[flow/run.sh]
#!/bin/bash
# the make line also repeats each setting of config.mk as NAME=value (left out here)
make -C /OpenROAD-flow-scripts/flow DESIGN_CONFIG=/design/flow/config.mk WORK_HOME=/design/flow/orfs CLKGATE_MAP_FILE= finish
[flow/config.mk]
export PLATFORM = sky130hd
export DESIGN_NAME = ALU_ft
export DESIGN_NICKNAME = ALU_ft
export VERILOG_FILES = /design/flow/design.v
export SDC_FILE = /design/flow/constraint.sdc
export NUM_CORES = 4
export LEC_CHECK = 0
export ABC_AREA = 1
export CAP_MARGIN = 30
export CELL_PAD_IN_SITES_DETAIL_PLACEMENT = 1
export CELL_PAD_IN_SITES_GLOBAL_PLACEMENT = 2
export CORE_MARGIN = 4
export CORE_UTILIZATION = 55
export CTS_CLUSTER_DIAMETER = 126
export CTS_CLUSTER_SIZE = 62
export GPL_ROUTABILITY_DRIVEN = 1
export GPL_TIMING_DRIVEN = 0
export HOLD_SLACK_MARGIN = 0.18
export MAX_ROUTING_LAYER = met5
export MIN_ROUTING_LAYER = met2
export PLACE_DENSITY_LB_ADDON = 0.15
export SLEW_MARGIN = 30
export TNS_END_PERCENT = 60
[flow/constraint.sdc]
create_clock -name core_clock -period 5.18 [get_ports {clk}]
set_input_delay 1.0360 -clock core_clock [delete_from_list [all_inputs] [get_ports {clk}]]
set_output_delay 1.0360 -clock core_clock [all_outputs]
set_load 0.01 [all_outputs]
[flow/design.v]
module ALU(
    input [31:0] A, B,
    input [2:0] ALUControl,
    output Carry, OverFlow, Zero, Negative,
    output [31:0] Result
);
    wire [31:0] B_inv;
    wire [32:0] Sum_result;
    wire is_sub;
    assign is_sub = (ALUControl == 3'b001);
    assign B_inv = is_sub ? ~B : B;
    assign Sum_result = A + B_inv + is_sub;
    reg [31:0] Result_reg;
    reg Cout_reg, OverFlow_reg;
    always @(*) begin
        Result_reg = 32'h0;
        Cout_reg = 1'b0;
        OverFlow_reg = 1'b0;
        case (ALUControl)
            3'b000: begin  
                Result_reg = Sum_result[31:0];
                Cout_reg = Sum_result[32];
                OverFlow_reg = (A[31] == B[31]) && (Result_reg[31] != A[31]);
            end
            3'b001: begin  
                Result_reg = Sum_result[31:0];
                Cout_reg = Sum_result[32];
                OverFlow_reg = (A[31] != B[31]) && (Result_reg[31] != A[31]);
            end
            3'b010: Result_reg = A & B;    
            3'b011: Result_reg = A | B;    
            3'b100: Result_reg = A ^ B;    
            3'b101: Result_reg = ($signed(A) < $signed(B)) ? 32'b1 : 32'b0;  
            3'b110: Result_reg = A << B[4:0];  
            3'b111: Result_reg = A >> B[4:0];  
            default: Result_reg = 32'h0;
        endcase
    end
    assign Result   = Result_reg;
    assign Zero     = (Result_reg == 32'b0);
    assign Negative = Result_reg[31];
    assign Carry    = Cout_reg;
    assign OverFlow = OverFlow_reg;
endmodule
`timescale 1ns / 1ps
module ALU_ft (
    input              clk,
    input              rst,
    input      [31:0]  A,
    input      [31:0]  B,
    input      [2:0]   ALUControl,
    output reg [31:0]  Result,
    output reg         Zero,
    output reg         Carry,
    output reg         OverFlow,
    output reg         Negative,
    output reg         fault_detected_out
);
    wire [31:0] alu_res;
    wire alu_z, alu_c, alu_v, alu_n;
    ALU u_alu (
        .A(A),
        .B(B),
        .ALUControl(ALUControl),
        .Result(alu_res),
        .Zero(alu_z),
        .Carry(alu_c),
        .OverFlow(alu_v),
        .Negative(alu_n)
    );
    reg [31:0] res_t1;
    reg [31:0] res_t2;
    localparam STAGE1 = 2'b00;
    localparam STAGE2 = 2'b01;
    localparam STAGE3 = 2'b10;
    reg [1:0] state;
    always @(posedge clk or negedge rst) begin
        if (!rst) begin
            state              <= STAGE1;
            fault_detected_out <= 1'b0;
            res_t1             <= 32'b0;
            res_t2             <= 32'b0;
            Result             <= 32'b0;
            Zero               <= 1'b0;
            Carry              <= 1'b0;
            OverFlow           <= 1'b0;
            Negative           <= 1'b0;
        end
        else begin
            case (state)
                STAGE1: begin
                    res_t1 <= alu_res;           
                    fault_detected_out <= 1'b0;
                    state <= STAGE2;
                end
                STAGE2: begin
                    res_t2 <= alu_res;           
                    if (res_t2 == res_t1) begin
                        Result   <= alu_res;
                        Zero     <= alu_z;
                        Carry    <= alu_c;
                        OverFlow <= alu_v;
                        Negative <= alu_n;
                        state    <= STAGE1;
                    end
                    else begin
                        fault_detected_out <= 1'b1;
                        state <= STAGE3;
                    end
                end
                STAGE3: begin
                    Result   <= alu_res;
                    Zero     <= alu_z;
                    Carry    <= alu_c;
                    OverFlow <= alu_v;
                    Negative <= alu_n;
                    state <= STAGE1;
                end
            endcase
        end
    end
endmodule
==> results.txt, run 1 <==
yosys + openroad results -> yosys warning tally=2, die area=0.0256 mm^2, area share, top type=20.1%, Synth Flop Type=dfrtp_1, Simple Share, Synth=41.1%, number of enable flip-flop cells=0, FP Core Util=56.0%, sequential-to-total area share from yosys stat=20.3%, Run Error=[ERROR FLW-0024] Place density exceeds 1.0 (current PLACE_DENSITY_LB_ADDON =  0.15). Please check if the value of  PLACE_DENSITY_LB_ADDON is between 0 and 0.99., Top area cell types=dfrtp_1, nand3_1, nand2_1, ha_1, inv_1, total core area=0.0227 mm^2, Cell variety after synth=53, DIE WIDTH=160 um, top cells by instance count after synthesis=nand2_1, nand3_1, inv_1, xor+xnor area frac=4.74%, Synth Instances=2019, synthesized area per cell=6.30 um^2, yosys aoi share=10.9%, num rows=55, Yosys top cell by instances=nand2_1, yosys cell count=2019, Die Y=160 um, Post-Syn Area=0.0127 mm^2, Dominant comb cell=simple AND/OR/NAND/NOR gates, Nets at Floorplan=2217, cell taking the most area after synthesis=dfrtp_1, Adder Share, Synth=12.7%, Stopped at=3_1_place_gp_skip_io, status=did not finish, yosys synthesis chip area=0.0127 mm^2, flops & latches, synth=103, Mux cell area share=0.0787%, Post-synth ARST share=100%
==> inputs of run 2 (changes only) <==
- ABC_AREA: 1 -> not set
- CELL_PAD_IN_SITES_DETAIL_PLACEMENT: 1 -> not set
- CELL_PAD_IN_SITES_GLOBAL_PLACEMENT: 2 -> not set
- CORE_MARGIN: 4 -> 2
- CORE_UTILIZATION: 55 -> 45
- CTS_CLUSTER_DIAMETER: 126 -> not set
- CTS_CLUSTER_SIZE: 62 -> not set
- GPL_ROUTABILITY_DRIVEN: 1 -> not set
- GPL_TIMING_DRIVEN: 0 -> not set
- HOLD_SLACK_MARGIN: 0.18 -> not set
- MAX_ROUTING_LAYER: met5 -> not set
- MIN_ROUTING_LAYER: met2 -> not set
- PLACE_DENSITY_LB_ADDON: 0.15 -> not set
- TNS_END_PERCENT: 60 -> not set
- clock period: 5.18 -> 2.51 ns (I/O delays scaled with it)
==> run 2 against run 1 <==
Net effect: synthesized cell count fell by 23%; die size rose by 20%; synthesized area rose by 3.8%; now fails the layout checks on negative setup slack.
==> results.txt, run 2 <==
fresh numbers from the pnr run: status=complete, but fails checks (was did not finish), violated checks=negative setup slack, sequential power share=21.8%, fmax=0.226 GHz, number of enable flip-flop cells=0 (unchanged), Routed WL per cell=25.8 um, PD cells=374 mW/mm^2, grt met2 use=59.9%, setup violators final=99, total iterations of the first detailed-routing run=6, pin count of the biggest net entering global routing=54, Synth Instances=1545 (was 2019), CP bufs+invs=3, I/O Buffers=105, area share, top type=19.3% (was 20.1%), GR Util met3=8.92%, combinational power=4.54 mW, nets=2284, Adder Share, Synth=12.3% (was 12.7%), worst r2r src=res_t1[3]$_DFFE_PN0P_, flops & latches, synth=103 (unchanged), shortest period the worst path allows=4.42 ns, Final Hold Viols=0, Clock power frac=18.7%, HP Class=input port to async pin, vias per inst=6.24, crit path DRT=2.81 ns, Max FO, Critical Path=5, Nets at Floorplan=1743 (was 2217), Die Y=175 um (was 160 um), io pins=106, DIE WIDTH=175 um (was 160 um), CTS tree=done, Clock transition at path regs=0.08 ns, diode count=0, post-route setup slack=-1.91 ns, most used routing layer=met2, cell taking the most area after synthesis=dfrtp_1 (unchanged), Net Sw Power=3.12 mW, Tool Warnings=94, combinational share of power=59.5%, Slew headroom=36.9%, Yosys top cell by instances=nor2_1 (was nand2_1), synthesized area per cell=8.55 um^2 (was 6.30 um^2), Data arrival, critical path=4.72 ns, sw frac=40.8%, yosys synthesis chip area=0.0132 mm^2 (was 0.0127 mm^2), grt ovf=0, Synth Flop Type=dfrtp_1 (unchanged), vias=15.4k, Dominant comb cell=AND-OR/OR-AND gates (was simple AND/OR/NAND/NOR gates), Top area cell types=dfrtp_1, ha_1, mux4_2, mux2_2, a21oi_1 (was dfrtp_1, nand3_1, nand2_1, ha_1, inv_1), yosys aoi share=22.6% (was 10.9%), clk latency late pin=0.35 ns, total core area=0.0288 mm^2 (was 0.0227 mm^2), xor+xnor area frac=5.64% (was 4.74%), Simple Share, Synth=14.3% (was 41.1%), Post-synth ARST share=100% (unchanged), leakage=9.38 nW, Post-Syn Area=0.0132 mm^2 (was 0.0127 mm^2), CP Launch Type=input port, CTS sink cnt=103, Clk. pwr=1.43 mW, Area growth, synth to finish=54.4%, Max power group=combinational cells, num rows=62 (was 55), critical-path cell list=buf_6, or2_4, nor2_4, buf_12, buf_8, xnor2_2, ha_1, a21oi_2, o21ai_2, a2111o_1, a221o_1, a41o_1, xor2_1, o21a_1, or4_1, or4_4, nor4b_4, a41o_1, number of global-route vias before repair=15.0k, period utilization=176%, yosys warning tally=2 (unchanged), Finished Core Util=70.8%, sequential-to-total area share from yosys stat=19.5% (was 20.3%), Mux cell area share=19.2% (was 0.0787%), initial antenna violation count=1, total CTS buffers=9, FP Core Util=45.9% (was 56.0%), GRT Util Overall=40.5%, Largest delay share family, worst path=AND-OR/OR-AND gates, top cells by instance count after synthesis=nor2_1, a21oi_1, ha_1 (was nand2_1, nand3_1, inv_1), CP peak stage delay=0.50 ns, final WL=63.8 mm, Int Pwr=4.52 mW, flop-to-flop setup slack=-0.28 ns, Worst setup EP type=register, final RePlAce weighted congestion=1.10, Critical Path Slowest Stage Cell=or4_1, sequential power=1.67 mW, Final Skew=0.00949 ns, worst IR drop on VDD=0.351 mV, post-route ant nets=0, critical path depth in cells=18, clk buf depth=2, crit path from=ALUControl[2], final slew viol count=0, capture point of the critical path=Zero$_DFFE_PN0P_, H-tree levels=3, CP most frequent cell=a41o_1, root buffer cell=clkbuf_16, yosys cell count=1545 (was 2019), Crit Path Class=input port to register, DP Worst Slack=-2.57 ns, RSZ-0062 raised after global routing=true, die area=0.0307 mm^2 (was 0.0256 mm^2), Min Hold Slack=0.0874 ns, DR iter-0 viols=1953, Remaining DRCs=0, Cell variety after synth=89 (was 53), global-route wire length before repair=93.4 mm, r2r worst-path depth=10, RR Endpoint=Result[24]$_DFFE_PN0P_, slew of the pin with the lowest slew margin=0.937 ns, met1 Use GR=59.6%, max-cap violation count=0, post-DP HPWL=50.0 mm
-- run 2: final cells by class --
class	instances	area, um^2
Tap cell	384	480
Sequential cell	103	2580
Clock buffer	9	225
Inverter	94	365
Timing Repair Buffer	641	5460
Fill cell	2220	8390
Multi-Input combinational cell	1237	11200
Clock inverter	7	86.3
-- run 2: routing by layer --
layer	up-vias	share of wire (%)
li1	6775	-
met4	0	3.0
met1	7568	43
met3	129	11
met2	972	42
met5	-	0
-- run 2: what timing repair did --
action                                  4_1_cts  5_1_grt
pin swaps                                    66       84
buffers inserted                             26       32
gates resized                               162      169
gates cloned                                  2        0
endpoints found under the setup margin       99       99
hold buffers                                  0        0
-- run 2: per-stage QoR --
stage                     TNS, ns  cells  power (mW)  area (um^2)
after floorplan           -108.58   1545        3.48        13600
after global placement    -152.16   2409        5.40        18200
after detailed placement  -154.18   2409        5.42        18200
after CTS                  -87.90   2450        7.19        19500
after global routing       -96.90   2475        7.91        20400
final                      -88.81   2475        7.63        20400
==> inputs of run 3 (changes only) <==
- CAP_MARGIN: 30 -> 20
- CORE_UTILIZATION: 45 -> 72
- CTS_CLUSTER_DIAMETER: not set -> 216
- CTS_CLUSTER_SIZE: not set -> 36
- SLEW_MARGIN: 30 -> 20
- clock period: 2.51 -> 4.87 ns (I/O delays scaled with it)
==> run 3 against run 2 <==
Net effect: synthesized cell count unchanged; the run now fails in 5_1_grt; die size down 37%; synthesized area unchanged.
==> results.txt, run 3 <==
yosys + openroad results -> xor+xnor area frac=5.64% (unchanged), H-tree levels=3 (unchanged), Dominant comb cell=AND-OR/OR-AND gates (unchanged), Adder Share, Synth=12.3% (unchanged), yosys warning tally=2 (unchanged), Cell variety after synth=89 (unchanged), FP Core Util=73.5% (was 45.9%), Run Error=[ERROR GRT-0116] Global routing finished with congestion. Check the congestion regions in the DRC Viewer., clk buf depth=2 (unchanged), flops & latches, synth=103 (unchanged), Synth Instances=1545 (unchanged), Stopped at=5_1_grt, cell taking the most area after synthesis=dfrtp_1 (unchanged), Top area cell types=dfrtp_1, ha_1, mux4_2, mux2_2, a21oi_1 (unchanged), CTS sink cnt=103 (unchanged), area share, top type=19.3% (unchanged), DIE WIDTH=139 um (was 175 um), number of enable flip-flop cells=0 (unchanged), Simple Share, Synth=14.3% (unchanged), sequential-to-total area share from yosys stat=19.5% (unchanged), Die Y=139 um (was 175 um), total CTS buffers=9 (unchanged), status=did not finish (was complete, but fails checks), die area=0.0194 mm^2 (was 0.0307 mm^2), I/O Buffers=105 (unchanged), post-DP HPWL=42.7 mm (was 50.0 mm), top cells by instance count after synthesis=nor2_1, a21oi_1, ha_1 (unchanged), GRT Util Overall=75.5%, hold-fix buffers at CTS=0 (unchanged), Post-Syn Area=0.0132 mm^2 (unchanged), num rows=49 (was 62), yosys cell count=1545 (unchanged), root buffer cell=clkbuf_16 (unchanged), total core area=0.0180 mm^2 (was 0.0288 mm^2), Mux cell area share=19.2% (unchanged), io pins=106 (unchanged), Nets at Floorplan=1743 (unchanged), yosys aoi share=22.6% (unchanged), Post-synth ARST share=100% (unchanged), Synth Flop Type=dfrtp_1 (unchanged), final RePlAce weighted congestion=1.36 (was 1.10), synthesized area per cell=8.55 um^2 (unchanged), yosys synthesis chip area=0.0132 mm^2 (unchanged), grt ovf=119, Yosys top cell by instances=nor2_1 (unchanged)
==> run 3: per-stage QoR <==
stage / setup slack, ns / power, mW / area (um^2) / instances / utilization [%]
global placement: -0.440 / 2.42 / 16200 / 2035 / 89.9
CTS: 0.0282 / 3.36 / 16800 / 2067 / 93.7
floorplan: -0.537 / 1.75 / 13300 / 1545 / -
detailed placement: -0.666 / 2.49 / 16200 / 2035 / 89.9
==> run 3: per-layer routing <==
layer	overflow	track usage (%)
met3	1	58.5
met1	2	75.4
met5	0	30.3
met4	66	77.2
met2	50	92.3
==> run 3: timing repair <==
action                     CTS
setup endpoints to repair   13
gates resized               43
pin swaps                   40
buffers inserted            13
gates cloned                 3
==> inputs of run 4 (changes only) <==
- ABC_AREA: not set -> 1
- CAP_MARGIN: 20 -> 40
- CTS_CLUSTER_DIAMETER: 216 -> 298
- CTS_CLUSTER_SIZE: 36 -> 100
- PLACE_DENSITY: not set -> 0.37
- SLEW_MARGIN: 20 -> 30
- TNS_END_PERCENT: not set -> 10
- clock period: 4.87 -> 3.61 ns (I/O delays scaled with it)
==> run 4 against run 3 <==
Net effect: the run again fails in 5_1_grt; synthesized cell count rose by 31%; synthesized area decreased by 3.6%; die size decreased by 3.5%.
==> results.txt, run 4 <==
yosys + openroad results -> GRT Util Overall=70.2%, DP Worst Slack=-0.416 ns (was -0.666 ns), Die Y=137 um (was 139 um), yosys synthesis chip area=0.0127 mm^2 (was 0.0132 mm^2), yosys aoi share=10.9% (was 22.6%), Adder Share, Synth=12.7% (was 12.3%), cell taking the most area after synthesis=dfrtp_1 (unchanged), area share, top type=20.1% (was 19.3%), Cell variety after synth=53 (was 89), total core area=0.0173 mm^2 (was 0.0180 mm^2), status=did not finish (unchanged), top cells by instance count after synthesis=nand2_1, nand3_1, inv_1 (was nor2_1, a21oi_1, ha_1), CTS sink cnt=103 (unchanged), FP Core Util=73.6% (was 73.5%), Synth Flop Type=dfrtp_1 (unchanged), yosys cell count=2019 (was 1545), final RePlAce weighted congestion=1.19 (was 1.36), die area=0.0187 mm^2 (was 0.0194 mm^2), Nets at Floorplan=2217 (was 1743), clk buf depth=2 (unchanged), Post-synth ARST share=100% (unchanged), Top area cell types=dfrtp_1, nand3_1, nand2_1, ha_1, inv_1 (was dfrtp_1, ha_1, mux4_2, mux2_2, a21oi_1), Post-Syn Area=0.0127 mm^2 (was 0.0132 mm^2), root buffer cell=clkbuf_16 (unchanged), io pins=106 (unchanged), post-DP HPWL=40.6 mm (was 42.7 mm), number of enable flip-flop cells=0 (unchanged), xor+xnor area frac=4.74% (was 5.64%), flops & latches, synth=103 (unchanged), Mux cell area share=0.0787% (was 19.2%), sequential-to-total area share from yosys stat=20.3% (was 19.5%), Run Error=[ERROR GRT-0116] Global routing finished with congestion. Check the congestion regions in the DRC Viewer. (unchanged), Simple Share, Synth=41.1% (was 14.3%), synthesized area per cell=6.30 um^2 (was 8.55 um^2), yosys warning tally=2 (unchanged), Synth Instances=2019 (was 1545), DIE WIDTH=137 um (was 139 um), I/O Buffers=105 (unchanged), Post-Place Cells=2450 (was 2035), H-tree levels=3 (unchanged), Yosys top cell by instances=nand2_1 (was nor2_1), Dominant comb cell=simple AND/OR/NAND/NOR gates (was AND-OR/OR-AND gates), hold-fix buffers at CTS=0 (unchanged), num rows=48 (was 49), Stopped at=5_1_grt (unchanged), grt ovf=4, total CTS buffers=9 (unchanged)
[run 4: stage by stage]
stage	cell area, um^2	hold slack, ns
4_1_cts	15500	0.473
2_1_floorplan	12700	0.422
3_5_place_dp	15100	0.468
3_3_place_gp	15100	0.429
[run 4: repair_timing]
item	4_1_cts
setup buffers	7
pin swaps	9
setup endpoints to repair	5
gates cloned	0
resized	25
[run 4: routing by layer]
layer  overflow  GRT usage, %
met3          0          56.2
met2          3          88.6
met5          0          23.6
met4          1          64.0
met1          0          70.1
==> inputs of run 5 (changes only) <==
- ABC_AREA: 1 -> not set
- CAP_MARGIN: 40 -> 30
- CORE_UTILIZATION: 72 -> 64
- CTS_CLUSTER_DIAMETER: 298 -> 354
- CTS_CLUSTER_SIZE: 100 -> 98
- HOLD_SLACK_MARGIN: not set -> 0.26
- PLACE_DENSITY: 0.37 -> 0.36
- SETUP_SLACK_MARGIN: not set -> 0.56
- TNS_END_PERCENT: 10 -> 5
- clock period: 3.61 -> 2.51 ns (I/O delays scaled with it)
==> run 5 against run 4 <==
Net effect: the run again fails in 5_1_grt; synthesized area rose by 3.8%; synthesized cell count fell by 23%; die size increased by 16%.
==> results.txt, run 5 <==
yosys + openroad results -> Stopped at=5_1_grt (unchanged), Dominant comb cell=AND-OR/OR-AND gates (was simple AND/OR/NAND/NOR gates), yosys aoi share=22.6% (was 10.9%), status=did not finish (unchanged), Adder Share, Synth=12.3% (was 12.7%), Yosys top cell by instances=nor2_1 (was nand2_1), total core area=0.0202 mm^2 (was 0.0173 mm^2), yosys warning tally=2 (unchanged), DIE WIDTH=148 um (was 137 um), Cell variety after synth=89 (was 53), Top area cell types=dfrtp_1, ha_1, mux4_2, mux2_2, a21oi_1 (was dfrtp_1, nand3_1, nand2_1, ha_1, inv_1), num rows=52 (was 48), die area=0.0218 mm^2 (was 0.0187 mm^2), Run Error=[ERROR GRT-0228] Horizontal edge usage exceeds the maximum allowed. (8, 6) usage=65535 limit=3200 (was [ERROR GRT-0116] Global routing finished with congestion. Check the congestion regions in the DRC Viewer.), Post-Place Cells=2260 (was 2450), total CTS buffers=9 (unchanged), cell taking the most area after synthesis=dfrtp_1 (unchanged), yosys synthesis chip area=0.0132 mm^2 (was 0.0127 mm^2), Die Y=148 um (was 137 um), FP Core Util=65.2% (was 73.6%), CTS sink cnt=103 (unchanged), number of enable flip-flop cells=0 (unchanged), flops & latches, synth=103 (unchanged), I/O Buffers=105 (unchanged), clk buf depth=2 (unchanged), Mux cell area share=19.2% (was 0.0787%), yosys cell count=1545 (was 2019), top cells by instance count after synthesis=nor2_1, a21oi_1, ha_1 (was nand2_1, nand3_1, inv_1), Nets at Floorplan=1743 (was 2217), post-DP HPWL=44.6 mm (was 40.6 mm), xor+xnor area frac=5.64% (was 4.74%), Synth Instances=1545 (was 2019), Synth Flop Type=dfrtp_1 (unchanged), Post-Syn Area=0.0132 mm^2 (was 0.0127 mm^2), Simple Share, Synth=14.3% (was 41.1%), final RePlAce weighted congestion=1.27 (was 1.19), io pins=106 (unchanged), Post-synth ARST share=100% (unchanged), area share, top type=19.3% (was 20.1%), root buffer cell=clkbuf_16 (unchanged), sequential-to-total area share from yosys stat=19.5% (was 20.3%), H-tree levels=3 (unchanged), synthesized area per cell=8.55 um^2 (was 6.30 um^2)
-- run 5: stage by stage --
step	instance area, um^2	total power [mW]	worst slack (ns)	hold slack, ns	util (%)
4_1_cts	18300	6.72	-1.90	0.524	90.5
3_5_place_dp	17700	5.18	-2.51	0.501	87.5
3_3_place_gp	17700	5.07	-2.34	0.455	87.5
2_1_floorplan	13400	3.42	-2.43	0.206	-
-- run 5: what timing repair did --
action / CTS
hold endpoints to repair: 46
setup endpoints to repair: 99
setup buffers: 8
gates resized: 60
hold buffers: 1
pin swaps: 30
cloned: 2
==> inputs of run 6 (changes only) <==
- CORE_UTILIZATION: 64 -> 60
- CTS_CLUSTER_DIAMETER: 354 -> 298
- CTS_CLUSTER_SIZE: 98 -> 100
- HOLD_SLACK_MARGIN: 0.26 -> not set
- PLACE_DENSITY: 0.36 -> 0.37
- SETUP_SLACK_MARGIN: 0.56 -> not set
- TNS_END_PERCENT: 5 -> not set
- clock period: 2.51 -> 5.24 ns (I/O delays scaled with it)
==> run 6 against run 5 <==
Net effect: synthesized cell count unchanged; synthesized area unchanged; now clean on timing, DRC and antenna; die size up 6.5%.
==> results.txt, run 6 <==
fresh numbers from the pnr run: Min-Delay Endpoint=state[0]$_DFF_PN1_, total core area=0.0217 mm^2 (was 0.0202 mm^2), total CTS buffers=9 (unchanged), Int Pwr=1.84 mW, DIE WIDTH=152 um (was 148 um), yosys cell count=1545 (unchanged), status=timing/DRC/antenna clean (was did not finish), Final Instance Count excl. Fillers=2067, FP Core Util=60.9% (was 65.2%), Clk. pwr=0.724 mW, flop-to-flop setup slack=2.28 ns, cell taking the most area after synthesis=dfrtp_1 (unchanged), RR Endpoint=Zero$_DFFE_PN0P_, max-cap violation count=0, Data arrival, critical path=5.46 ns, crit path DRT=5.54 ns, hold-fix buffers at CTS=0 (was 1), WL met1=20.8 mm, logic area=0.00994 mm^2, final WL=59.2 mm, yosys aoi share=22.6% (unchanged), Final Hold Viols=0, Top area cell types=dfrtp_1, ha_1, mux4_2, mux2_2, a21oi_1 (unchanged), global-route wire length before repair=88.9 mm, CP bufs+invs=3, initial antenna violation count=1, HP Class=register to register, grt ovf=0, GRT Util Overall=50.1%, Tool Warnings=94, Simple Share, Synth=14.3% (unchanged), Largest delay share family, worst path=AND-OR/OR-AND gates, Remaining DRCs=0, Post-Place Cells=2046 (was 2260), Area growth, synth to finish=24.4%, pin count of the biggest net entering global routing=87, sequential power share=25.5%, yosys warning tally=2 (unchanged), diode count=0, sequential power=0.799 mW, setup total negative slack=0 ns, I/O Buffers=105 (unchanged), root buffer cell=clkbuf_16 (unchanged), post-DP HPWL=45.0 mm (was 44.6 mm), sw frac=41.1%, CP Launch Type=input port, CP peak stage delay=0.50 ns, Final Skew=0.0158 ns, yosys synthesis chip area=0.0132 mm^2 (unchanged), nets=1980, vias=15.0k, leakage=7.39 nW, clk latency late pin=0.37 ns, Critical Path Slowest Stage Cell=or4_1, Clock transition at path regs=0.08 ns, top layer reached by signal wires=met5, final slew viol count=0, Clock power frac=23.1%, Min Hold Slack=0.500 ns, Cell variety after synth=89 (unchanged), DR iter-0 viols=2570, Max FO, Critical Path=5, r2r worst-path depth=11, post-route setup slack=0.0807 ns, Post-synth ARST share=100% (unchanged), CP most frequent cell=a41o_1, Hold Startpoint=state[1]$_DFF_PN0_, shortest period the worst path allows=5.16 ns, num rows=54 (was 52), number of enable flip-flop cells=0 (unchanged), CTS tree=done, crit path from=ALUControl[0], Dominant comb cell=AND-OR/OR-AND gates (unchanged), flops & latches, synth=103 (unchanged), Mux cell area share=19.2% (unchanged), slew of the pin with the lowest slew margin=1.07 ns, Synth Instances=1545 (unchanged), hold path depth=2, Slew headroom=27.5%, capture point of the critical path=Zero$_DFFE_PN0P_, fmax=0.194 GHz, DP Worst Slack=-0.305 ns (was -2.51 ns), io pins=106 (unchanged), sequential cell area=0.00258 mm^2, combinational power=1.61 mW, metal2 WL=24.3 mm, CTS sink cnt=103 (unchanged), combinational share of power=51.4%, Adder Share, Synth=12.3% (unchanged), die area=0.0232 mm^2 (was 0.0218 mm^2), top cells by instance count after synthesis=nor2_1, a21oi_1, ha_1 (unchanged), final RePlAce weighted congestion=1.10 (was 1.27), PD cells=191 mW/mm^2, Fillers=1490, vias per inst=7.25, clk buf depth=2 (unchanged), Crit Path Class=input port to register, Worst setup EP type=register, H-tree levels=3 (unchanged), Max power group=combinational cells, Net Sw Power=1.29 mW, setup violators final=0, number of global-route vias before repair=14.7k, Post-Syn Area=0.0132 mm^2 (unchanged), total iterations of the first detailed-routing run=8, synthesized area per cell=8.55 um^2 (unchanged), xor+xnor area frac=5.64% (unchanged), Synth Flop Type=dfrtp_1 (unchanged), critical-path cell list=clkdlybuf4s50_1, inv_1, nor2_4, buf_6, xnor2_2, ha_4, a21o_4, a2111oi_4, a211oi_2, a221o_1, a41o_1, xor2_1, o21a_1, or4_1, or4_4, nor4b_2, a41o_1, Routed WL per cell=28.6 um, Die Y=152 um (was 148 um), metal3 WL=9.26 mm, sequential-to-total area share from yosys stat=19.5% (unchanged), Nets at Floorplan=1743 (unchanged), post-route ant nets=0, area share, top type=19.3% (unchanged), critical path depth in cells=17, worst r2r src=res_t1[22]$_DFFE_PN0P_, period utilization=98.5%, worst IR drop on VDD=0.169 mV, Yosys top cell by instances=nor2_1 (unchanged)
-- run 6: cell type report --
type                            count  area share [%]
Inverter                           94            2.15
Tap cell                          280            2.13
Multi-Input combinational cell   1237            60.5
Clock inverter                      7           0.556
Timing Repair Buffer              337            17.5
Sequential cell                   103            15.7
Clock buffer                        9            1.37
-- run 6: timing repair --
action	in CTS	in global routing
setup endpoints to repair	0	1
buffers inserted	0	4
gates resized	0	20
-- run 6: metrics by stage --
step           cell area (um^2)  util [%]  power [mW]
5_1_grt                   16400      75.7        3.22
6_report                  16400      75.7        3.13
3_5_place_dp              15900      73.5        2.29
2_1_floorplan             13300         -        1.63
4_1_cts                   16300      75.0        3.02
3_3_place_gp              15900      73.5        2.27
-- run 6: layer usage --
layer / global-route usage, % / up-vias
met3: 16.8 / 422
met2: 73.6 / 1422
li1: - / 6175
met5: 0 / -
met4: 28.9 / 2
met1: 64.6 / 6966
==> inputs of run 7 (changes only) <==
- ABC_AREA: not set -> 1
- CAP_MARGIN: 30 -> 0
- CORE_UTILIZATION: 60 -> 72
- CTS_CLUSTER_DIAMETER: 298 -> 276
- CTS_CLUSTER_SIZE: 100 -> 95
- PLACE_DENSITY: 0.37 -> 0.36
- TNS_END_PERCENT: not set -> 5
- clock period: 5.24 -> 3.2 ns (I/O delays scaled with it)
==> run 7 against run 6 <==
Net effect: the flow now stops in 5_1_grt; die size down 19%; synthesized cell count up 31%; synthesized area down 3.6%.
==> results.txt, run 7 <==
yosys + openroad results -> status=did not finish (was timing/DRC/antenna clean), Stopped at=5_1_grt, Run Error=[ERROR GRT-0116] Global routing finished with congestion. Check the congestion regions in the DRC Viewer., total core area=0.0173 mm^2 (was 0.0217 mm^2), hold-fix buffers at CTS=0 (unchanged), Mux cell area share=0.0787% (was 19.2%), xor+xnor area frac=4.74% (was 5.64%), yosys aoi share=10.9% (was 22.6%), CTS sink cnt=103 (unchanged), Synth Instances=2019 (was 1545), FP Core Util=73.6% (was 60.9%), clk buf depth=2 (unchanged), area share, top type=20.1% (was 19.3%), grt ovf=1031, die area=0.0187 mm^2 (was 0.0232 mm^2), total CTS buffers=9 (unchanged), yosys synthesis chip area=0.0127 mm^2 (was 0.0132 mm^2), number of enable flip-flop cells=0 (unchanged), cell taking the most area after synthesis=dfrtp_1 (unchanged), num rows=48 (was 54), Adder Share, Synth=12.7% (was 12.3%), DP Worst Slack=-0.948 ns (was -0.305 ns), Dominant comb cell=simple AND/OR/NAND/NOR gates (was AND-OR/OR-AND gates), DIE WIDTH=137 um (was 152 um), final RePlAce weighted congestion=1.22 (was 1.10), synthesized area per cell=6.30 um^2 (was 8.55 um^2), io pins=106 (unchanged), Cell variety after synth=53 (was 89), Post-synth ARST share=100% (unchanged), Simple Share, Synth=41.1% (was 14.3%), Post-Syn Area=0.0127 mm^2 (was 0.0132 mm^2), Top area cell types=dfrtp_1, nand3_1, nand2_1, ha_1, inv_1 (was dfrtp_1, ha_1, mux4_2, mux2_2, a21oi_1), top cells by instance count after synthesis=nand2_1, nand3_1, inv_1 (was nor2_1, a21oi_1, ha_1), Nets at Floorplan=2217 (was 1743), Synth Flop Type=dfrtp_1 (unchanged), sequential-to-total area share from yosys stat=20.3% (was 19.5%), H-tree levels=3 (unchanged), yosys warning tally=2 (unchanged), flops & latches, synth=103 (unchanged), I/O Buffers=105 (unchanged), post-DP HPWL=44.3 mm (was 45.0 mm), yosys cell count=2019 (was 1545), Die Y=137 um (was 152 um), Yosys top cell by instances=nand2_1 (was nor2_1), root buffer cell=clkbuf_16 (unchanged), GRT Util Overall=97.4%
## run 7: what timing repair did
action	4_1_cts
gates cloned	3
setup endpoints to repair	75
gates resized	140
buffers inserted	20
pin swaps	39
## run 7: stage by stage
step | util [%] | area, um^2 | cells | hold slack (ns)
3_5_place_dp | 90.6 | 15700 | 2525 | 0.449
4_1_cts | 96.3 | 16700 | 2564 | 0.372
2_1_floorplan | - | 12700 | 2019 | 0.344
3_3_place_gp | 90.6 | 15700 | 2525 | 0.440
## run 7: routing by layer
layer / GRT overflow / global-route usage (%)
met5: 2 / 63.3
met4: 271 / 106
met3: 38 / 82.2
met2: 684 / 117
met1: 36 / 89.6
==> inputs of run 8 (changes only) <==
- ABC_AREA: 1 -> not set
- CAP_MARGIN: 0 -> 30
- CORE_UTILIZATION: 72 -> 40
- CTS_CLUSTER_DIAMETER: 276 -> not set
- CTS_CLUSTER_SIZE: 95 -> not set
- PLACE_DENSITY: 0.36 -> not set
- SETUP_SLACK_MARGIN: not set -> -0.52
- TNS_END_PERCENT: 5 -> not set
- clock period: 3.2 -> 5.66 ns (I/O delays scaled with it)
==> run 8 against run 7 <==
Net effect: now clean on timing, DRC and antenna; die size up 84%; synthesized area rose by 3.8%; synthesized cell count shrank 23%.
==> results.txt, run 8 <==
fresh numbers from the pnr run: Worst setup EP type=register, GRT Util Overall=33.4%, Cell variety after synth=89 (was 53), Hold Startpoint=state[1]$_DFF_PN0_, Largest delay share family, worst path=AND-OR/OR-AND gates, Final Hold Viols=0, initial antenna violation count=1, hold path depth=2, sequential-to-total area share from yosys stat=19.5% (was 20.3%), yosys cell count=1545 (was 2019), Int Pwr=1.58 mW, top layer reached by signal wires=met4, Adder Share, Synth=12.3% (was 12.7%), Data arrival, critical path=5.74 ns, top cells by instance count after synthesis=nor2_1, a21oi_1, ha_1 (was nand2_1, nand3_1, inv_1), global-route wire length before repair=84.6 mm, pin count of the biggest net entering global routing=87, CP peak stage delay=0.51 ns, number of enable flip-flop cells=0 (unchanged), Slew headroom=37.1%, Post-Syn Area=0.0132 mm^2 (was 0.0127 mm^2), Yosys top cell by instances=nor2_1 (was nand2_1), combinational share of power=49.8%, grt ovf=0, total CTS buffers=9 (unchanged), Min Hold Slack=0.486 ns, worst r2r src=res_t1[0]$_DFFE_PN0P_, status=timing/DRC/antenna clean (was did not finish), vias=13.6k, number of global-route vias before repair=12.9k, Remaining DRCs=0, capture point of the critical path=Zero$_DFFE_PN0P_, shortest period the worst path allows=5.45 ns, critical path depth in cells=17, Die Y=186 um (was 137 um), Synth Flop Type=dfrtp_1 (unchanged), Post-CTS Resized=0 (was 140), yosys warning tally=2 (unchanged), flop-to-flop setup slack=2.67 ns, metal3 WL=5.23 mm, RSZ-0062 raised after global routing=false, Dominant comb cell=AND-OR/OR-AND gates (was simple AND/OR/NAND/NOR gates), DIE WIDTH=186 um (was 137 um), DR iter-0 viols=1908, final slew viol count=0, WL met1=24.5 mm, PD cells=170 mW/mm^2, post-route setup slack=0.208 ns, synthesized area per cell=8.55 um^2 (was 6.30 um^2), combinational power=1.34 mW, critical-path cell list=clkdlybuf4s50_1, or2_1, nor2_4, buf_12, xnor2_1, ha_1, a21oi_1, o21ai_2, a2111o_1, a221o_1, a41o_1, xor2_1, o21a_1, or4_1, or4_1, nor4b_2, a41o_1, Simple Share, Synth=14.3% (was 41.1%), yosys aoi share=22.6% (was 10.9%), Clock power frac=22.8%, total core area=0.0325 mm^2 (was 0.0173 mm^2), metal2 WL=25.2 mm, io pins=106 (unchanged), slew of the pin with the lowest slew margin=0.932 ns, num rows=66 (was 48), CP bufs+invs=2, final RePlAce weighted congestion=1.09 (was 1.22), setup bufs post-CTS=0 (was 20), Post-synth ARST share=100% (unchanged), clk latency late pin=0.35 ns, Synth Instances=1545 (was 2019), Crit Path Class=input port to register, setup violators final=0, hold-fix buffers at CTS=0 (unchanged), yosys synthesis chip area=0.0132 mm^2 (was 0.0127 mm^2), Min-Delay Endpoint=state[0]$_DFF_PN1_, Net Sw Power=1.11 mW, I/O Buffers=105 (unchanged), nets=1905, post-DP HPWL=45.3 mm (was 44.3 mm), period utilization=96.3%, vias per inst=6.31, Critical Path Slowest Stage Cell=or4_1, root buffer cell=clkbuf_16 (unchanged), post-route ant nets=0, total iterations of the first detailed-routing run=7, FP Core Util=40.6% (was 73.6%), RR Endpoint=Zero$_DFFE_PN0P_, leakage=6.95 nW, max-cap violation count=0, fmax=0.183 GHz, Tool Warnings=91, die area=0.0345 mm^2 (was 0.0187 mm^2), r2r worst-path depth=11, sequential power=0.739 mW, Clk. pwr=0.613 mW, HP Class=register to register, area share, top type=19.3% (was 20.1%), Area growth, synth to finish=20.1%, Routed WL per cell=26.8 um, DP Worst Slack=-0.0808 ns (was -0.948 ns), H-tree levels=3 (unchanged), crit path DRT=5.95 ns, sequential power share=27.4%, Max FO, Critical Path=15, Fillers=3232, CTS tree=done, Top area cell types=dfrtp_1, ha_1, mux4_2, mux2_2, a21oi_1 (was dfrtp_1, nand3_1, nand2_1, ha_1, inv_1), Clock transition at path regs=0.08 ns, CTS sink cnt=103 (unchanged), worst IR drop on VDD=0.142 mV, Mux cell area share=19.2% (was 0.0787%), clk buf depth=2 (unchanged), cell taking the most area after synthesis=dfrtp_1 (unchanged), Final Skew=0.0133 ns, CP Launch Type=input port, sw frac=41.3%, xor+xnor area frac=5.64% (was 4.74%), Max power group=combinational cells, flops & latches, synth=103 (unchanged), crit path from=ALUControl[1], final WL=57.8 mm, Nets at Floorplan=1743 (was 2217)
run 8: stage by stage:
stage / area [um^2] / utilization [%] / total power, mW / instances / setup TNS, ns
finish: 15900 / 48.7 / 2.69 / 2155 / 0
global route: 15900 / 48.7 / 2.81 / 2154 / 0
CTS: 15900 / 48.7 / 2.67 / 2154 / 0
detailed placement: 15600 / 47.8 / 2.05 / 2138 / -0.0808
global placement: 15600 / 47.8 / 2.05 / 2138 / 0
floorplan: 13200 / - / 1.50 / 1545 / -0.472
run 8: layout make-up:
type                    count  area, um^2  share of cell area [%]
repair buffers            262        2270                    14.3
well taps                 442         553                    3.49
diodes                      1        2.50                  0.0158
clock buffers               9         225                    1.42
multi-input cells        1237        9800                    61.8
flip-flops and latches    103        2580                    16.3
clock inverters             7        67.6                   0.426
inverters                  94         353                    2.23
run 8: routing by layer:
metal  GRT usage, %  up-vias
met1           46.4     6628
met2           50.7      794
met5              0        -
li1               -     6034
met3           5.79      139
met4           14.8        0
==> inputs of run 9 (changes only) <==
- CELL_PAD_IN_SITES_GLOBAL_PLACEMENT: not set -> 0
- CORE_UTILIZATION: 40 -> 58
- MAX_ROUTING_LAYER: not set -> met4
- PLACE_DENSITY_LB_ADDON: not set -> 0.15
- SETUP_SLACK_MARGIN: -0.52 -> not set
- clock period: 5.66 -> 4.55 ns (I/O delays scaled with it)
==> run 9 against run 8 <==
Net effect: cell area grew 11%; cell count grew 3.0%; critical endpoint unchanged; setup slack lost 0.50 ns; die size shrank 30%; worst hold slack gained 0.023 ns; power grew 37%; now fails the layout checks on negative setup slack; global-route usage grew 17 points; largest cell class unchanged; sequential cell count is the same; largest power group unchanged.
==> results.txt, run 9 <==
fresh numbers from the pnr run: status=complete, but fails checks (was timing/DRC/antenna clean), violated checks=negative setup slack, DR iter-0 viols=2165 (was 1908), Synth Instances=1545 (unchanged), Final Skew=0.0133 ns (about the same), Mux cell area share=19.2% (unchanged), fmax=0.206 GHz, yosys warning tally=2 (unchanged), flop-to-flop setup slack=1.34 ns (was 2.67 ns), pin count of the biggest net entering global routing=84 (was 87), combinational power=2.01 mW (was 1.34 mW), H-tree levels=3 (unchanged), setup violators final=1 (was 0), crit path DRT=4.84 ns (was 5.95 ns), RSZ-0062 raised after global routing=true (was false), vias=15.2k (was 13.6k), post-route setup slack=-0.293 ns (was 0.208 ns), final slew viol count=0 (unchanged), total core area=0.0225 mm^2 (was 0.0325 mm^2), crit path from=ALUControl[1] (unchanged), Clock power frac=20.9% (was 22.8%), Area after DPL=0.0170 mm^2 (was 0.0156 mm^2), area share, top type=19.3% (unchanged), slew of the pin with the lowest slew margin=0.889 ns (was 0.932 ns), sequential power share=24.9% (was 27.4%), Dominant comb cell=AND-OR/OR-AND gates (unchanged), CP peak stage delay=0.52 ns (was 0.51 ns), top cells by instance count after synthesis=nor2_1, a21oi_1, ha_1 (unchanged), Remaining DRCs=0 (unchanged), number of enable flip-flop cells=0 (unchanged), vias per inst=6.84 (was 6.31), Clock transition at path regs=0.07 ns (was 0.08 ns), HP Class=register to register (unchanged), CP most frequent cell=a41o_1, CTS tree=done (unchanged), Tot Pwr=3.70 mW (was 2.69 mW), Net Sw Power=1.50 mW (was 1.11 mW), critical path depth in cells=18 (was 17), Cell variety after synth=89 (unchanged), Largest delay share family, worst path=simple AND/OR/NAND/NOR gates (was AND-OR/OR-AND gates), Min Hold Slack=0.509 ns (was 0.486 ns), Yosys top cell by instances=nor2_1 (unchanged), num rows=55 (was 66), GRT Util Overall=50.1% (was 33.4%), period utilization=106% (was 96.3%), yosys cell count=1545 (unchanged), CP Launch Type=input port (unchanged), root buffer cell=clkbuf_16 (unchanged), RR Endpoint=Zero$_DFFE_PN0P_ (unchanged), flops & latches, synth=103 (unchanged), Routed WL per cell=26.5 um (was 26.8 um), xor+xnor area frac=5.64% (unchanged), Adder Share, Synth=12.3% (unchanged), sw frac=40.5% (was 41.3%), combinational share of power=54.3% (was 49.8%), Critical Path Slowest Stage Cell=or4_1 (unchanged), CTS sink cnt=103 (unchanged), final RePlAce weighted congestion=1.16 (was 1.09), clk latency late pin=0.36 ns (was 0.35 ns), setup total negative slack=-0.293 ns (was 0 ns), yosys aoi share=22.6% (unchanged), Top area cell types=dfrtp_1, ha_1, mux4_2, mux2_2, a21oi_1 (unchanged), CP bufs+invs=3 (was 2), total iterations of the first detailed-routing run=6 (was 7), Max FO, Critical Path=5 (was 15), worst r2r src=res_t1[30]$_DFFE_PN0P_ (was res_t1[0]$_DFFE_PN0P_), Final Instance Count excl. Fillers=2219 (was 2155), shortest period the worst path allows=4.84 ns, max-cap violation count=0 (unchanged), grt ovf=0 (unchanged), yosys synthesis chip area=0.0132 mm^2 (unchanged), Area growth, synth to finish=33.2% (was 20.1%), initial antenna violation count=0 (was 1), Finished Core Util=78.2% (was 48.7%), total CTS buffers=9 (unchanged), Simple Share, Synth=14.3% (unchanged), FP Core Util=58.7% (was 40.6%), Slew headroom=40.5% (was 37.1%), critical-path cell list=buf_6, or2_4, nor2_4, buf_12, buf_4, xnor2_1, ha_1, a21oi_2, nand2_1, a2111o_1, a221o_1, a41o_1, xor2_1, o21a_1, or4_1, or4_4, nor4b_4, a41o_1 (was clkdlybuf4s50_1, or2_1, nor2_4, buf_12, xnor2_1, ha_1, a21oi_1, o21ai_2, a2111o_1, a221o_1, a41o_1, xor2_1, o21a_1, or4_1, or4_1, nor4b_2, a41o_1), Crit Path Class=input port to register (unchanged), Post-Syn Area=0.0132 mm^2 (unchanged), sequential power=0.920 mW (was 0.739 mW), Hold Startpoint=state[1]$_DFF_PN0_ (unchanged), finished layout cell area=0.0176 mm^2 (was 0.0159 mm^2), Final Hold Viols=0 (unchanged), post-route ant nets=0 (unchanged), Int Pwr=2.20 mW (was 1.58 mW), Nets at Floorplan=1743 (unchanged), Post-synth ARST share=100% (unchanged), Synth Flop Type=dfrtp_1 (unchanged), io pins=106 (unchanged), number of global-route vias before repair=14.9k (was 12.9k), clk buf depth=2 (unchanged), hold path depth=2 (unchanged), I/O Buffers=105 (unchanged), Tool Warnings=94 (was 91), Post-Place Cells=2191 (was 2138), Data arrival, critical path=5.13 ns (was 5.74 ns), worst IR drop on VDD=0.183 mV (was 0.142 mV), global-route wire length before repair=88.6 mm (was 84.6 mm), leakage=8.11 nW (was 6.95 nW), Worst setup EP type=register (unchanged), capture point of the critical path=Zero$_DFFE_PN0P_ (unchanged), Min-Delay Endpoint=state[0]$_DFF_PN1_ (unchanged), DIE WIDTH=155 um (was 186 um), nets=2126 (was 1905), post-DP HPWL=45.8 mm (was 45.3 mm), cell taking the most area after synthesis=dfrtp_1 (unchanged), sequential-to-total area share from yosys stat=19.5% (unchanged), die area=0.0240 mm^2 (was 0.0345 mm^2), r2r worst-path depth=11 (unchanged), synthesized area per cell=8.55 um^2 (unchanged), Max power group=combinational cells (unchanged), Clk. pwr=0.772 mW (was 0.613 mW), PD cells=210 mW/mm^2 (was 170 mW/mm^2), final WL=58.8 mm (was 57.8 mm), Die Y=155 um (was 186 um), DP Worst Slack=-0.868 ns (was -0.0808 ns)
[run 9: cell type report]
type / instances / area [um^2]
Timing Repair Buffer: 483 / 4010
Inverter: 94 / 353
Tap cell: 285 / 357
Sequential cell: 103 / 2580
Fill cell: 1585 / 4920
Multi-Input combinational cell: 1237 / 9990
Clock inverter: 6 / 62.6
Clock buffer: 10 / 229
Antenna cell: 1 / 2.50
[run 9: repair_timing]
action | 4_1_cts | 5_1_grt
hold buffers | 0 | 0
resized | 21 | 23
setup endpoints to repair | 11 | 4
setup buffers | 8 | 2
pin swaps | 17 | 22
gates cloned | 1 | 0
[run 9: metal layers]
layer / part of all wire [%] / up-vias / track usage [%]
li1: - / 6490 / -
met1: 37 / 7159 / 64.1
met2: 42 / 1235 / 73.2
met3: 13 / 298 / 13.4
met4: 7.0 / 0 / 25.8
met5: 0 / - / -
==> inputs of run 10 (changes only) <==
- CELL_PAD_IN_SITES_GLOBAL_PLACEMENT: 0 -> 3
- CORE_UTILIZATION: 58 -> 36
- CTS_CLUSTER_DIAMETER: not set -> 317
- CTS_CLUSTER_SIZE: not set -> 85
- HOLD_SLACK_MARGIN: not set -> 0.08
- MAX_ROUTING_LAYER: met4 -> not set
- PLACE_DENSITY_LB_ADDON: 0.15 -> 0.14
- clock period: 4.55 -> 9.5 ns (I/O delays scaled with it)
==> run 10 against run 9 <==
Net effect: the run now finishes clean; count of clock-buffer cells in the layout unchanged; critical path type unchanged; setup slack improved by 2.8 ns; critical path depth is the same; sequential share of layout area grew 2.6 points; routed wire length decreased by 0.23%; cell count down 7.0%; clock skew shrank 0.0031 ns.
==> results.txt, run 10 <==
fresh numbers from the pnr run: sequential-to-total area share from yosys stat=19.5% (unchanged), final RePlAce weighted congestion=0.952 (was 1.16), Final Skew=0.0102 ns (was 0.0133 ns), most used routing layer=met2 (unchanged), Int Pwr=0.915 mW (was 2.20 mW), grt met2 use=50.5% (was 73.2%), xor+xnor area frac=5.64% (unchanged), post-route ant nets=0 (unchanged), diode count=0 (was 1), Net Sw Power=0.632 mW (was 1.50 mW), CTS sink cnt=103 (unchanged), slew of the pin with the lowest slew margin=1.09 ns (was 0.889 ns), CTS tree=done (unchanged), Post-Syn Area=0.0132 mm^2 (unchanged), HP Class=register to register (unchanged), Fillers=3739 (was 1585), area share, top type=19.3% (unchanged), sequential power share=28.5% (was 24.9%), max-cap violation count=0 (unchanged), nets=1790 (was 2126), GR Util met3=2.02% (was 13.4%), DR iter-0 viols=1162 (was 2165), number of enable flip-flop cells=0 (unchanged), Max FO, Critical Path=22 (was 5), Min-Delay Endpoint=state[0]$_DFF_PN1_ (unchanged), Post-CTS Resized=0 (was 21), yosys synthesis chip area=0.0132 mm^2 (unchanged), Top area cell types=dfrtp_1, ha_1, mux4_2, mux2_2, a21oi_1 (unchanged), setup violators final=0 (was 1), Post-synth ARST share=100% (unchanged), sequential power=0.441 mW (was 0.920 mW), die area=0.0382 mm^2 (was 0.0240 mm^2), hold path depth=2 (unchanged), combinational share of power=47.2% (was 54.3%), GRT Util Overall=30.4% (was 50.1%), DIE WIDTH=196 um (was 155 um), Final Hold Viols=0 (unchanged), status=timing/DRC/antenna clean (was complete, but fails checks), Dominant comb cell=AND-OR/OR-AND gates (unchanged), vias=12.8k (was 15.2k), Max power group=combinational cells (unchanged), initial antenna violation count=3 (was 0), Die Y=196 um (was 155 um), r2r worst-path depth=12 (was 11), synthesized area per cell=8.55 um^2 (unchanged), capture point of the critical path=Zero$_DFFE_PN0P_ (unchanged), Worst setup EP type=register (unchanged), CP Launch Type=input port (unchanged), clk latency late pin=0.35 ns (was 0.36 ns), Adder Share, Synth=12.3% (unchanged), CP peak stage delay=0.61 ns (was 0.52 ns), Finished Core Util=41.2% (was 78.2%), total iterations of the first detailed-routing run=5 (was 6), shortest period the worst path allows=7.02 ns, CP bufs+invs=3 (unchanged), combinational power=0.730 mW (was 2.01 mW), yosys warning tally=2 (unchanged), grt ovf=0 (unchanged), total CTS buffers=9 (unchanged), Tool Warnings=91 (was 94), critical-path cell list=clkdlybuf4s50_1, buf_4, or2_1, nor2_4, buf_4, xnor2_1, ha_1, nand2_1, o21ai_0, a2111o_1, a221o_1, a41o_1, xor2_1, o21a_1, or4_1, or4_1, nor4b_2, a41o_1 (was buf_6, or2_4, nor2_4, buf_12, buf_4, xnor2_1, ha_1, a21oi_2, nand2_1, a2111o_1, a221o_1, a41o_1, xor2_1, o21a_1, or4_1, or4_4, nor4b_4, a41o_1), hold-fix buffers at CTS=0 (unchanged), global-route wire length before repair=86.4 mm (was 88.6 mm), period utilization=73.9% (was 106%), pin count of the biggest net entering global routing=78 (was 84), Mux cell area share=19.2% (unchanged), final slew viol count=0 (unchanged), Clock transition at path regs=0.07 ns (about the same), worst r2r src=res_t1[27]$_DFFE_PN0P_ (was res_t1[30]$_DFFE_PN0P_), yosys aoi share=22.6% (unchanged), critical path depth in cells=18 (unchanged), Crit Path Class=input port to register (unchanged), I/O Buffers=105 (unchanged), final WL=58.7 mm (was 58.8 mm), fmax=0.142 GHz, Area growth, synth to finish=13.5% (was 33.2%), root buffer cell=clkbuf_16 (unchanged), yosys cell count=1545 (unchanged), cell taking the most area after synthesis=dfrtp_1 (unchanged), io pins=106 (unchanged), RSZ-0062 raised after global routing=false (was true), Clk. pwr=0.376 mW (was 0.772 mW), total core area=0.0363 mm^2 (was 0.0225 mm^2), number of global-route vias before repair=12.6k (was 14.9k), PD cells=103 mW/mm^2 (was 210 mW/mm^2), vias per inst=6.19 (was 6.84), flops & latches, synth=103 (unchanged), crit path from=ALUControl[2] (was ALUControl[1]), met1 Use GR=42.2% (was 64.1%), Synth Flop Type=dfrtp_1 (unchanged), sw frac=40.8% (was 40.5%), Routed WL per cell=28.4 um (was 26.5 um), crit path DRT=9.79 ns (was 4.84 ns), leakage=6.38 nW (was 8.11 nW), H-tree levels=3 (unchanged), clk buf depth=2 (unchanged), flop-to-flop setup slack=5.80 ns (was 1.34 ns), Clock power frac=24.3% (was 20.9%), Critical Path Slowest Stage Cell=nor2_4 (was or4_1), setup bufs post-CTS=0 (was 8), RR Endpoint=Zero$_DFFE_PN0P_ (unchanged), Remaining DRCs=0 (unchanged), Cell variety after synth=89 (unchanged), FP Core Util=36.3% (was 58.7%), num rows=70 (was 55), Slew headroom=26.9% (was 40.5%), Simple Share, Synth=14.3% (unchanged), top cells by instance count after synthesis=nor2_1, a21oi_1, ha_1 (unchanged), Largest delay share family, worst path=simple AND/OR/NAND/NOR gates (unchanged), post-DP HPWL=45.1 mm (was 45.8 mm), Synth Instances=1545 (unchanged), Nets at Floorplan=1743 (unchanged), setup total negative slack=0 ns (was -0.293 ns), Data arrival, critical path=7.31 ns (was 5.13 ns), Yosys top cell by instances=nor2_1 (unchanged), Hold Startpoint=state[1]$_DFF_PN0_ (unchanged), worst IR drop on VDD=0.0708 mV (was 0.183 mV)
[run 10: cell type report]
type	count	area [um^2]	share of cell area (%)
clock buffers	10	239	1.59
flip-flops and latches	103	2580	17.2
well taps	468	586	3.91
repair buffers	147	1350	9.03
inverters	94	353	2.35
clock inverters	5	63.8	0.426
multi-input cells	1237	9810	65.4
[run 10: per-stage QoR]
stage               std cells  hold slack [ns]  setup WS [ns]  cell area [um^2]  power, mW
global placement         2049            0.456           2.20             14700       1.17
CTS                      2064            0.485           2.52             15000       1.55
floorplan                1545            0.401           2.41             13200      0.892
finish                   2064            0.484           2.48             15000       1.55
global route             2064            0.528           2.24             15000       1.63
detailed placement       2049            0.472           2.15             14700       1.16
[run 10: layer usage]
metal / vias to the layer above / share of wire, % / wire [um]
met5: - / 0.020 / 12
met4: 2 / 3.5 / 2080
met3: 92 / 5.4 / 3150
met2: 494 / 47 / 27600
met1: 6397 / 44 / 25900
li1: 5796 / - / -
==> inputs of run 11 (changes only) <==
- CELL_PAD_IN_SITES_GLOBAL_PLACEMENT: 3 -> not set
- CORE_UTILIZATION: 36 -> 70
- CTS_CLUSTER_DIAMETER: 317 -> 34
- CTS_CLUSTER_SIZE: 85 -> not set
- HOLD_SLACK_MARGIN: 0.08 -> not set
- PLACE_DENSITY_LB_ADDON: 0.14 -> not set
- SETUP_SLACK_MARGIN: not set -> 0.52
- clock period: 9.5 -> 2.31 ns (I/O delays scaled with it)
==> run 11 against run 10 <==
Net effect: die size fell by 48%; synthesized area did not move; synthesized cell count did not move; the flow now stops in 4_1_cts.
==> results.txt, run 11 <==
yosys + openroad results -> flops & latches, synth=103 (unchanged), Simple Share, Synth=14.3% (unchanged), Nets at Floorplan=1743 (unchanged), Die Y=141 um (was 196 um), xor+xnor area frac=5.64% (unchanged), sequential-to-total area share from yosys stat=19.5% (unchanged), yosys aoi share=22.6% (unchanged), yosys cell count=1545 (unchanged), status=did not finish (was timing/DRC/antenna clean), Mux cell area share=19.2% (unchanged), die area=0.0200 mm^2 (was 0.0382 mm^2), FP Core Util=71.1% (was 36.3%), Post-synth ARST share=100% (unchanged), Adder Share, Synth=12.3% (unchanged), Top area cell types=dfrtp_1, ha_1, mux4_2, mux2_2, a21oi_1 (unchanged), final RePlAce weighted congestion=1.32 (was 0.952), Stopped at=4_1_cts, post-DP HPWL=52.6 mm (was 45.1 mm), Synth Instances=1545 (unchanged), yosys synthesis chip area=0.0132 mm^2 (unchanged), yosys warning tally=2 (unchanged), Yosys top cell by instances=nor2_1 (unchanged), io pins=106 (unchanged), Post-Syn Area=0.0132 mm^2 (unchanged), Dominant comb cell=AND-OR/OR-AND gates (unchanged), DIE WIDTH=141 um (was 196 um), Cell variety after synth=89 (unchanged), top cells by instance count after synthesis=nor2_1, a21oi_1, ha_1 (unchanged), Synth Flop Type=dfrtp_1 (unchanged), cell taking the most area after synthesis=dfrtp_1 (unchanged), area share, top type=19.3% (unchanged), DP Worst Slack=-2.80 ns (was 2.15 ns), synthesized area per cell=8.55 um^2 (unchanged), total core area=0.0186 mm^2 (was 0.0363 mm^2), num rows=50 (was 70), Run Error=[ERROR DPL-0038] Utilization greater than 100%, impossible to legalize, I/O Buffers=105 (unchanged), number of enable flip-flop cells=0 (unchanged)
## run 11: stage by stage
step | total power [mW] | cell area [um^2] | instances | TNS (ns)
detailed placement | 5.81 | 17700 | 2219 | -170.72
global placement | 5.51 | 17700 | 2219 | -151.90
floorplan | 3.78 | 13600 | 1545 | -124.42
==> inputs of run 12 (changes only) <==
- ABC_AREA: not set -> 1
- CELL_PAD_IN_SITES_GLOBAL_PLACEMENT: not set -> 0
- CORE_UTILIZATION: 70 -> 60
- CTS_CLUSTER_DIAMETER: 34 -> 257
- CTS_CLUSTER_SIZE: not set -> 89
- GPL_TIMING_DRIVEN: not set -> 0
- MAX_ROUTING_LAYER: not set -> met4
- PLACE_DENSITY_LB_ADDON: not set -> 0.15
- SETUP_SLACK_MARGIN: 0.52 -> not set
- TNS_END_PERCENT: not set -> 5
- clock period: 2.31 -> 3.15 ns (I/O delays scaled with it)
==> run 12 against run 11 <==
Net effect: the layout now fails its checks (negative setup slack); die size rose by 12%; synthesized area fell by 3.6%; synthesized cell count grew 31%.
==> results.txt, run 12 <==
fresh numbers from the pnr run: pin count of the biggest net entering global routing=73, top cells by instance count after synthesis=nand2_1, nand3_1, inv_1 (was nor2_1, a21oi_1, ha_1), Clock transition at path regs=0.07 ns, Cell variety after synth=53 (was 89), die area=0.0224 mm^2 (was 0.0200 mm^2), Clock power frac=22.9%, total CTS buffers=9, DIE WIDTH=150 um (was 141 um), clk buf depth=2, cell taking the most area after synthesis=dfrtp_1 (unchanged), setup violators final=63, area share, top type=20.1% (was 19.3%), Post-synth ARST share=100% (unchanged), Die Y=150 um (was 141 um), Synth Instances=2019 (was 1545), top layer reached by signal wires=met4, Final Hold Viols=0, crit path DRT=3.44 ns, post-route setup slack=-0.561 ns, RR Endpoint=Result[7]$_DFFE_PN0P_, CTS tree=done, critical-path cell list=buf_6, inv_4, nand3_4, buf_8, xor2_1, ha_1, nand2_1, nand2_2, inv_2, nand2_2, a21oi_2, nand3_1, nand2_1, nor2_2, nor2_2, nand2_1, clkinv_1, nand2_1, nor2_2, nand3_2, nor2_2, nand2_1, nand2_1, Critical Path Slowest Stage Cell=xor2_1, I/O Buffers=105 (unchanged), Finished Core Util=77.3%, Yosys top cell by instances=nand2_1 (was nor2_1), r2r worst-path depth=11, vias per inst=7.07, global-route wire length before repair=89.5 mm, max-cap violation count=0, Largest delay share family, worst path=simple AND/OR/NAND/NOR gates, num rows=53 (was 50), Tool Warnings=92, Net Sw Power=2.30 mW, logic area=0.00967 mm^2, initial antenna violation count=4, Mux cell area share=0.0787% (was 19.2%), yosys aoi share=10.9% (was 22.6%), sequential-to-total area share from yosys stat=20.3% (was 19.5%), post-DP HPWL=44.9 mm (was 52.6 mm), flops & latches, synth=103 (unchanged), period utilization=118%, Routed WL per cell=26.9 um, CP most frequent cell=nand2_1, total iterations of the first detailed-routing run=17, CTS sink cnt=103, yosys cell count=2019 (was 1545), Remaining DRCs=0, H-tree levels=3, shortest period the worst path allows=3.71 ns, HP Class=input port to async pin, violated checks=negative setup slack, root buffer cell=clkbuf_16, CP Launch Type=input port, final WL=67.2 mm, final RePlAce weighted congestion=1.24 (was 1.32), Post-Syn Area=0.0127 mm^2 (was 0.0132 mm^2), Worst setup EP type=register, Data arrival, critical path=4.00 ns, FP Core Util=60.9% (was 71.1%), Synth Flop Type=dfrtp_1 (unchanged), Clk. pwr=1.18 mW, Dominant comb cell=simple AND/OR/NAND/NOR gates (was AND-OR/OR-AND gates), Max FO, Critical Path=7, leakage=8.20 nW, combinational power=2.64 mW, yosys synthesis chip area=0.0127 mm^2 (was 0.0132 mm^2), CP bufs+invs=5, slew of the pin with the lowest slew margin=1.03 ns, post-route ant nets=0, hold-fix buffers at CTS=0, sequential power=1.32 mW, number of enable flip-flop cells=0 (unchanged), synthesized area per cell=6.30 um^2 (was 8.55 um^2), sequential power share=25.7%, crit path from=ALUControl[1], clk latency late pin=0.36 ns, PD cells=318 mW/mm^2, fmax=0.269 GHz, Area growth, synth to finish=26.9%, metal2 WL=26.6 mm, io pins=106 (unchanged), RSZ-0062 raised after global routing=true, capture point of the critical path=Zero$_DFFE_PN0P_, number of global-route vias before repair=15.7k, worst IR drop on VDD=0.296 mV, Fillers=1397, combinational share of power=51.4%, sequential cell area=0.00258 mm^2, Max power group=combinational cells, vias=17.7k, Final Instance Count excl. Fillers=2503, Adder Share, Synth=12.7% (was 12.3%), GRT Util Overall=55.0%, DR iter-0 viols=3123, yosys warning tally=2 (unchanged), CP peak stage delay=0.40 ns, Nets at Floorplan=2217 (was 1743), grt ovf=0, final slew viol count=0, Final Skew=0.0112 ns, Slew headroom=31.0%, flop-to-flop setup slack=-0.06 ns, nets=2417, critical path depth in cells=23, Top area cell types=dfrtp_1, nand3_1, nand2_1, ha_1, inv_1 (was dfrtp_1, ha_1, mux4_2, mux2_2, a21oi_1), total core area=0.0209 mm^2 (was 0.0186 mm^2), worst r2r src=res_t1[8]$_DFFE_PN0P_, Simple Share, Synth=41.1% (was 14.3%), status=complete, but fails checks (was did not finish), Crit Path Class=input port to register, Post-Place Cells=2400 (was 2219), sw frac=44.8%, metal3 WL=11.0 mm, Tot Pwr=5.14 mW, Int Pwr=2.84 mW, WL met1=21.0 mm, xor+xnor area frac=4.74% (was 5.64%)
run 12: timing repair:
item / 4_1_cts / 5_1_grt
setup buffers: 54 / 27
cloned: 2 / 0
resized: 166 / 154
endpoints found under the setup margin: 96 / 67
pin swaps: 57 / 76
run 12: final cells by class:
class	count	area share (%)
well taps	275	2.13
inverters	220	5.22
flip-flops and latches	103	16.0
clock buffers	10	1.48
repair buffers	189	11.1
plain buffers	90	3.65
multi-input cells	1606	59.9
clock inverters	6	0.473
diodes	4	0.0620
run 12: metrics by stage:
stage | setup slack (ns) | area (um^2) | TNS (ns) | hold slack (ns)
final | -0.561 | 16100 | -11.85 | 0.147
after global routing | -0.520 | 16100 | -12.63 | 0.175
after CTS | 0.00132 | 15400 | 0 | 0.160
after detailed placement | -1.52 | 14100 | -95.63 | 0.444
after global placement | -2.07 | 14100 | -299.93 | 0.437
after floorplan | 0.0569 | 12700 | 0 | 0.334
run 12: layer usage:
metal,GRT usage (%),vias to the layer above
met5,-,-
met2,80.4,1987
met1,61.6,7781
met4,43.4,0
met3,18.1,811
li1,-,7107
No activity file was given, so power comes from the tool's default toggle rates.
